## alu
module alu(
		input  FPUCLK,
		input  [31:0] A, B,
		input  [2:0]  CTRL,
		output reg [31:0] OUT
	);
For scale: ~210 flip-flops, ~100 I/O pins, about 14000 sq um of cells after synthesis.
make LEC_CHECK=0 CAP_MARGIN=20 CORE_MARGIN=2 CORE_UTILIZATION=57 CTS_CLUSTER_SIZE=62 SETUP_SLACK_MARGIN=0.74 SLEW_MARGIN=20 TNS_END_PERCENT=5 finish   # period 2.95 ns
run.sh (not shown) runs the stock make flow with config.mk's settings and CLKGATE_MAP_FILE=.
The starting point finished but fails on setup timing.
Change:
Settings changed: CORE_UTILIZATION 57 to 66, CTS_CLUSTER_SIZE 62 to default, SETUP_SLACK_MARGIN 0.74 to 0.97, TNS_END_PERCENT 5 to default.
Clock period 2.95 ns to 3.75 ns, I/O delays scaled along.
What happened: This time the run died in 5_1_grt on GRT-0232; die size goes down by 13%; area after synthesis does not change; synthesized cell count is unchanged.
Change:
Settings changed: CORE_UTILIZATION 66 to 69, SETUP_SLACK_MARGIN 0.97 to default.
Clock period 3.75 ns to 5.38 ns, I/O delays scaled along.
=>
- The changed run finished but failed the layout checks on setup timing
- die size is lower by 4.2%
- synthesized area is unchanged
- synthesized cell count does not change
Change:
Settings changed: CORE_UTILIZATION 69 to 62, SETUP_SLACK_MARGIN from default to 0.38, TNS_END_PERCENT from default to 5.
Clock period 5.38 ns to 1.26 ns, I/O delays scaled along.
Result: With this change the flow died in 5_1_grt (GRT-0232); synthesized area does not change; die area goes up by 11%; synthesized cell count stays the same.
Change:
Settings changed: CORE_UTILIZATION 62 to 72, CTS_CLUSTER_DIAMETER from default to 29, CTS_CLUSTER_SIZE from default to 37, SETUP_SLACK_MARGIN 0.38 to 1.36, TNS_END_PERCENT 5 to default.
Clock period 1.26 ns to 4.57 ns, I/O delays scaled along.
Effect: The changed run did not get past 4_1_cts on DPL-0033; die size drops by 14%; area after synthesis does not change; synthesized cell count is unchanged.

---

Setup of build 14:
alu again, from the RTL that the note above started with.
Design alu, start of the top module:
module alu(
		input  FPUCLK,
		input  [31:0] A, B,
		input  [2:0]  CTRL,
		output reg [31:0] OUT
	);
clock: 1.26 ns
lec_check: 0
cap_margin: 20
core_margin: 2
core_utilization: 62
slew_margin: 20
Build 14 terminated abnormally: global routing (5_1_grt) reported DPL-0038.
#### Input delta (build 50 over build 14)
# build 14
export LEC_CHECK = 0
export CAP_MARGIN = 20
export CORE_MARGIN = 2
export CORE_UTILIZATION = 62
export SLEW_MARGIN = 20
create_clock -name core_clock -period 1.26 [get_ports {FPUCLK}]
# build 50
export LEC_CHECK = 0
export CAP_MARGIN = 20
export CORE_MARGIN = 2
export CORE_UTILIZATION = 66
export CTS_CLUSTER_SIZE = 17
export SLEW_MARGIN = 20
create_clock -name core_clock -period 5.15 [get_ports {FPUCLK}]
[summary]
Max total die size across build 50 and build 14: build 14. Higher die boundary height was reported by build 14, not build 50. The flow for build 50 finished, though final verification flagged setup timing. The standard cell core area of build 50 falls short of that of build 14 by 4.8%. Number of CTS-inserted buffers (higher): build 14.
The inputs of build 89 differ from those of build 50 as listed below.
# build 50
export LEC_CHECK = 0
export CAP_MARGIN = 20
export CORE_MARGIN = 2
export CORE_UTILIZATION = 66
export CTS_CLUSTER_SIZE = 17
export SLEW_MARGIN = 20
create_clock -name core_clock -period 5.15 [get_ports {FPUCLK}]
# build 89
export LEC_CHECK = 0
export CAP_MARGIN = 20
export CORE_MARGIN = 2
export CORE_UTILIZATION = 72
export CTS_CLUSTER_DIAMETER = 67
export SLEW_MARGIN = 20
export TNS_END_PERCENT = 5
create_clock -name core_clock -period 1.26 [get_ports {FPUCLK}]
==> results <==
- Build 89 is listed as incomplete: the tool reported an error in clock tree synthesis (4_1_cts) and the run ended there.
- Placement-stage cell area on build 89 is up relative to build 50.
- Compared with build 50, build 89 shows a lower vertical die size.
- Weighted congestion at the end of routability-driven global placement: build 50 and build 89 compared, lower one is build 50
- Reported for build 50 and build 89, adder-cell share of the synthesized area turned out identical to the last digit.
- Total die area: build 89 vs build 50 down 1900 sq um
- As of build 89, core outline area had fallen by a little under 10% compared to build 50.
- In build 89, x dimension of the die is lower than in build 50.
- Going from build 50 to build 89, total half-perimeter wirelength after legalization and detailed placement grew by more than a quarter.
- Total placed cells including tap cells, build 89 vs build 50: up by more than 10%
- Going from build 50 to build 89, number of standard-cell rows in the floorplan shrank by a few percent.
- Build 89 -> build 50: post-synth tally of flip-flops with integrated enable delta 0, exact match
diff inputs: build 89 => build 33
# build 89
export LEC_CHECK = 0
export CAP_MARGIN = 20
export CORE_MARGIN = 2
export CORE_UTILIZATION = 72
export CTS_CLUSTER_DIAMETER = 67
export SLEW_MARGIN = 20
export TNS_END_PERCENT = 5
create_clock -name core_clock -period 1.26 [get_ports {FPUCLK}]
# build 33
export LEC_CHECK = 0
export CAP_MARGIN = 20
export CORE_MARGIN = 2
export CORE_UTILIZATION = 45
export SETUP_SLACK_MARGIN = 0.74
export SLEW_MARGIN = 20
create_clock -name core_clock -period 2.95 [get_ports {FPUCLK}]
### Flow results
Vertical die dimension (build 33 over build 89): increase, 26%
Nothing crashed in build 33 and all stages finished; the problem is that the final layout failed, the offending checks being setup timing.
Comparing placed wire-length estimate after detailed placement for build 89 and build 33, the bigger number came from build 89.
Going from build 89 to build 33, the die area was found to have gone up by 58%.
Re share of async-settable or async-resettable flops after synthesis: no difference whatsoever between build 89 and build 33.

---

Setup of run 1:
Starting RTL as in the previous note.
make LEC_CHECK=0 CAP_MARGIN=10 CELL_PAD_IN_SITES_DETAIL_PLACEMENT=2 CELL_PAD_IN_SITES_GLOBAL_PLACEMENT=1 CORE_ASPECT_RATIO=1.71 CORE_MARGIN=2 CORE_UTILIZATION=42 CTS_CLUSTER_DIAMETER=386 GPL_ROUTABILITY_DRIVEN=1 GPL_TIMING_DRIVEN=1 HOLD_SLACK_MARGIN=0.05 MAX_ROUTING_LAYER=met4 MIN_ROUTING_LAYER=met2 SLEW_MARGIN=25 finish   # period 7.83 ns
--- input diff run 1..run 2 ---
Settings: CELL_PAD_IN_SITES_GLOBAL_PLACEMENT removed (was 1); MIN_ROUTING_LAYER removed (was met2); CTS_CLUSTER_SIZE newly set to 10; CORE_ASPECT_RATIO removed (was 1.71); SLEW_MARGIN changed from 25 to 20; CELL_PAD_IN_SITES_DETAIL_PLACEMENT removed (was 2); MAX_ROUTING_LAYER removed (was met4); GPL_TIMING_DRIVEN removed (was 1); CAP_MARGIN changed from 10 to 20; GPL_ROUTABILITY_DRIVEN removed (was 1); HOLD_SLACK_MARGIN removed (was 0.05); CORE_UTILIZATION changed from 42 to 72; ABC_AREA newly set to 1; CTS_CLUSTER_DIAMETER changed from 386 to 338; the clock period (ns, I/O delays scaled along) changed from 7.83 to 4.65.
[summary]
- STATUS run=run 2 STAGES=ALL_DONE FINAL_CHECKS=FAILED CAUSE=setup timing
- Run 2 vs run 1 — routed wire length climbed by more than 10%
- Per the comparison of run 2 with run 1, total power consumption of the routed design has increased; headroom to the max-slew limit has decreased; net total in the final layout has increased.
- Relative area of non-clock buffer cells in the final design ends up higher on run 2.
- Run 2 ended with less summed negative setup slack over all endpoints than run 1.
- Compared with run 1, in run 2 power dissipated by switching net loads saw an increase; share of the cycle needed by the critical path after routing rose by 14 points; area figure in the yosys stat output went up by 1.5%.
- Relative to run 1, critical-path maximum fanout decreased by 21 in run 2.
- Relative to run 1, cell count increased by about 12% in run 2.

---

run A:
Starting RTL as in the previous note.
Settings: LEC_CHECK=0, CAP_MARGIN=20, CORE_MARGIN=2, CORE_UTILIZATION=66, CTS_CLUSTER_DIAMETER=270, GPL_ROUTABILITY_DRIVEN=1, HOLD_SLACK_MARGIN=0.22, PLACE_DENSITY=0.51, SETUP_SLACK_MARGIN=1.06, SLEW_MARGIN=20, TNS_END_PERCENT=100; clock period 4.32 ns.
Although run A finished all stages, its layout failed final checks on negative setup slack.
Edits applied to the flow inputs when going from run A to run B:
Settings: CTS_CLUSTER_DIAMETER no longer set, was 270; TNS_END_PERCENT now 5, was 100; SETUP_SLACK_MARGIN now -0.23, was 1.06; PLACE_DENSITY no longer set, was 0.51; HOLD_SLACK_MARGIN no longer set, was 0.22; CORE_UTILIZATION now 56, was 66; GPL_ROUTABILITY_DRIVEN no longer set, was 1; the clock period (ns, I/O delays scaled along) now 2.95, was 4.32.
### Flow results
The flow for run B finished, though final verification flagged negative setup slack.
[diff] fmax, run B relative to run A: improvement
Compared with run A, run B shows a number of iterations in the first detailed-routing pass that is 7 lower.
Growth of design area from synthesis to finish (lower): run B
Maximum net fanout on the critical path (run B over run A): decrease, 1
Re clock network fraction of design power: run A and run B aren't equal, and the higher value belongs to run B.
On smallest setup slack after layout, run B does worse than run A.
From run A to run B the numbers moved as follows: sequential fraction of design power went up 2.4 points, worst hold slack held, number of levels in the clock H-tree held.
For run C, these inputs were changed with respect to run B:
Settings: TNS_END_PERCENT no longer set, was 5; CORE_UTILIZATION now 40, was 56; SETUP_SLACK_MARGIN no longer set, was -0.23; the clock period (ns, I/O delays scaled along) now 5.38, was 2.95.
## What came out
- Summary of run C over run B: worst-path maximum fanout grew by 6; cell area shrank by 0.0019 mm²; setup fix buffers added after clock tree synthesis shrank by 3; core utilization shrank by 27 points.
- Run C: no failed stages, no open violations at the end
- Relative to run B, share of the core filled by cells before placement decreased by 17 points in run C.
- Higher number of stages on the worst setup path goes to run C over run B.
- Run C vs run B: minimum period implied by the final worst setup slack up
Input-level comparison between run D and run C:
Settings: CORE_UTILIZATION now 72, was 40; TNS_END_PERCENT now 5, previously not set; the clock period (ns, I/O delays scaled along) now 1.26, was 5.38.
## What came out
Run D failed in clock tree synthesis with DPL-0038.
Number of enable-type register cells in the synthesized netlist delta (run D -> run C): insignificant
Count of unique library cells instantiated by Yosys: run C vs run D identical
Run D against run C: placed cell count increased by 58 relative to the old numbers; number of instances in the synthesized netlist closely matched the old numbers; placer's final routability congestion estimate increased by about 17% relative to the old numbers; area reported by Yosys stat closely matched the old numbers.
Pre-CTS worst setup slack delta for run D relative to run C: 3.91 ns lower
Run C → run D: vertical die dimension shrank by about 25%; die boundary width shrank by 25%.
Any difference in summed instance area of the synthesized netlist between run D and run C is small enough to ignore.
Run D vs run C: placed wire-length estimate up in run D

---

Setup of wip/nickel:
alu again, from the RTL that the note above started with.
Settings: LEC_CHECK=0, CAP_MARGIN=20, CELL_PAD_IN_SITES_DETAIL_PLACEMENT=0, CELL_PAD_IN_SITES_GLOBAL_PLACEMENT=0, CORE_MARGIN=2, CORE_UTILIZATION=72, CTS_CLUSTER_DIAMETER=386, CTS_CLUSTER_SIZE=36, GPL_ROUTABILITY_DRIVEN=1, GPL_TIMING_DRIVEN=1, MIN_ROUTING_LAYER=met1, SLEW_MARGIN=10; clock period 4.41 ns.
wip/nickel did not make it past 5_1_grt, where a tool error ended it.
Relative to wip/nickel, the following input files were edited for wip/raven:
==> flow/config.mk <==
export PLATFORM = sky130hd
export DESIGN_NAME = alu
export DESIGN_NICKNAME = alu
export VERILOG_FILES = /design/flow/design.v
export SDC_FILE = /design/flow/constraint.sdc
export NUM_CORES = 4
export LEC_CHECK = 0
export ABC_AREA = 1
export CAP_MARGIN = 20
export CORE_MARGIN = 2
export CORE_UTILIZATION = 71
export CTS_CLUSTER_SIZE = 36
export PLACE_DENSITY = 0.64
export SETUP_SLACK_MARGIN = -0.18
export SLEW_MARGIN = 20
==> flow/constraint.sdc <==
create_clock -name core_clock -period 4.94 [get_ports {FPUCLK}]
set_input_delay 0.9880 -clock core_clock [delete_from_list [all_inputs] [get_ports {FPUCLK}]]
set_output_delay 0.9880 -clock core_clock [all_outputs]
set_load 0.01 [all_outputs]
--- outcome ---
The flow for wip/raven finished, though final verification flagged negative setup slack. Horizontal die dimension: wip/nickel and wip/raven compared, lower one is wip/nickel. Changes observed in wip/raven relative to wip/nickel: site row count shows an increase of about 2%; share of cell area taken by muxes after synthesis shows a reduction of 6.6 points; count of different cell masters after synthesis fell by 39%. Looking at pre-CTS setup slack across both flows, wip/raven is the stronger of the two, with wip/nickel trailing. Diff wip/nickel -> wip/raven: async set-reset flop share out of synthesis was more or less identical; standard cell core area climbed 3.6%; placer's final routability congestion estimate grew by 0.023.
[inputs] wip/quartz vs wip/raven
--- a/flow/config.mk
+++ b/flow/config.mk
@@ -11,5 +11,6 @@
 export CORE_UTILIZATION = 71
-export CTS_CLUSTER_SIZE = 36
-export PLACE_DENSITY = 0.64
-export SETUP_SLACK_MARGIN = -0.18
+export CTS_CLUSTER_DIAMETER = 320
+export CTS_CLUSTER_SIZE = 17
+export HOLD_SLACK_MARGIN = -0.1
+export PLACE_DENSITY = 0.66
 export SLEW_MARGIN = 20
==> flow/constraint.sdc <==
create_clock -name core_clock -period 4.64 [get_ports {FPUCLK}]
set_input_delay 0.9280 -clock core_clock [delete_from_list [all_inputs] [get_ports {FPUCLK}]]
set_output_delay 0.9280 -clock core_clock [all_outputs]
set_load 0.01 [all_outputs]
--- outcome ---
Layout checks on wip/raven: not met. Flow itself completed; violations: negative setup slack.
STATUS run=wip/quartz STAGES=ALL_DONE FINAL_CHECKS=FAILED CAUSE=negative setup slack
Relative to wip/raven, wip/quartz degrades via count.
wip/quartz against wip/raven: number of CTS-inserted buffers lost 7, final worst setup slack lost 71 ps, combined area of the multi-input logic cells picked up an extra 2.3%, worst endpoint required time lost 330 ps, ratio of final minimum period to clock period picked up an extra 1.6 points.
Termination of the worst setup path: RESM[22] -> wip/quartz, RESM[20] -> wip/raven
Detailed-route wire length was higher in wip/quartz than in wip/raven.
wip/raven → wip/quartz: share of power burned in combinational logic climbed 5.9 points, fmax climbed 9.6 MHz, power after layout climbed about 5.5%.
Setup changes, wip/quartz to wip/cedar
==> flow/config.mk <==
export PLATFORM = sky130hd
export DESIGN_NAME = alu
export DESIGN_NICKNAME = alu
export VERILOG_FILES = /design/flow/design.v
export SDC_FILE = /design/flow/constraint.sdc
export NUM_CORES = 4
export LEC_CHECK = 0
export CAP_MARGIN = 20
export CORE_MARGIN = 2
export CORE_UTILIZATION = 40
export SLEW_MARGIN = 20
==> flow/constraint.sdc <==
create_clock -name core_clock -period 5.5 [get_ports {FPUCLK}]
set_input_delay 1.1000 -clock core_clock [delete_from_list [all_inputs] [get_ports {FPUCLK}]]
set_output_delay 1.1000 -clock core_clock [all_outputs]
set_load 0.01 [all_outputs]
Findings:
- Fmax | wip/cedar vs wip/quartz | wip/cedar slower
- Of the two values seen for capturing instance or port of the critical path, RESM[23] was produced by wip/cedar and RESM[22] by wip/quartz.
- Status for wip/quartz and wip/cedar: clean finish in wip/cedar only
- Diff wip/quartz -> wip/cedar | clock network power consumption | increase of about 10%
- Taking wip/quartz as the reference, in wip/cedar global-route usage went down by 24 points, chip area from the yosys synthesis statistics went down by 220 um^2.
### wip/cedar -> wip/willow
--- a/flow/config.mk
+++ b/flow/config.mk
@@ -8,4 +8,7 @@
 export CAP_MARGIN = 20
+export CELL_PAD_IN_SITES_DETAIL_PLACEMENT = 1
 export CORE_MARGIN = 2
 export CORE_UTILIZATION = 40
+export CTS_CLUSTER_SIZE = 73
+export SETUP_SLACK_MARGIN = -0.47
 export SLEW_MARGIN = 20
Notes after the runs:
- Fraction of standard cell area that is sequential, wip/cedar and wip/willow: higher on wip/willow
- wip/cedar → wip/willow: clock buffer instance count of the final layout went up 7.1%; layout overhead on the synthesized area went down 1.9 points.
- | share of the clock period used by the worst path after layout | lower: wip/cedar |
- wip/willow -> wip/cedar: adder and majority cell fraction of the synthesized area delta 0, exact match
- The flow for wip/willow finished, though final verification flagged negative setup slack.
- Higher number of gates resized after cts among wip/cedar and wip/willow: wip/cedar
- Against wip/cedar, wip/willow comes in about 17% higher on global-route wire length before repair.

---

== build 41 ==
Starting RTL as in the previous note.
Settings: LEC_CHECK=0, CAP_MARGIN=20, CELL_PAD_IN_SITES_DETAIL_PLACEMENT=0, CORE_ASPECT_RATIO=1.12, CORE_MARGIN=2, CORE_UTILIZATION=16, CTS_CLUSTER_SIZE=76, GPL_TIMING_DRIVEN=1, MIN_ROUTING_LAYER=met2, PLACE_DENSITY_LB_ADDON=0.19, SETUP_SLACK_MARGIN=0.57, SLEW_MARGIN=25; clock period 5.5 ns.
Input-level comparison between build 53 and build 41:
Settings: SETUP_SLACK_MARGIN now -0.47, was 0.57; GPL_TIMING_DRIVEN no longer set, was 1; HOLD_SLACK_MARGIN now -0.07, previously not set; CORE_ASPECT_RATIO no longer set, was 1.12; MIN_ROUTING_LAYER no longer set, was met2; CORE_UTILIZATION now 40, was 16; PLACE_DENSITY_LB_ADDON now 0.13, was 0.19; SLEW_MARGIN now 20, was 25; CELL_PAD_IN_SITES_DETAIL_PLACEMENT now 2, was 0; CTS_CLUSTER_SIZE now 73, was 76.
Results
The flow for build 53 finished, though final verification flagged setup timing. Comparing the two runs side by side, build 53 comes out behind build 41 on clock period minus final worst setup slack. When build 53 is measured against build 41, its non-clock buffer area fraction after layout turns out 1.1 points lower. In terms of total number of multi-input combinational cells, build 41 and build 53 differ only marginally.
> inputs changed (build 53 -> build 79)
Settings: SETUP_SLACK_MARGIN now 0.57, was -0.47; CORE_ASPECT_RATIO now 1.12, previously not set; PLACE_DENSITY_LB_ADDON now 0.19, was 0.13; CORE_UTILIZATION now 16, was 40; CELL_PAD_IN_SITES_DETAIL_PLACEMENT now 0, was 2; MIN_ROUTING_LAYER now met2, previously not set; HOLD_SLACK_MARGIN no longer set, was -0.07; CTS_CLUSTER_SIZE no longer set, was 73.
==> comparison <==
Build 53: all stages done; final checks FAILED (setup timing).
No stage failed in build 79, and the final checks on the layout all came back clean.
Per the comparison of build 79 with build 53, count of hold buffers inserted by post-cts repair has remained practically unchanged; routed wire length has decreased; final total power has increased.
Power is estimated from default activity; no workload was simulated.
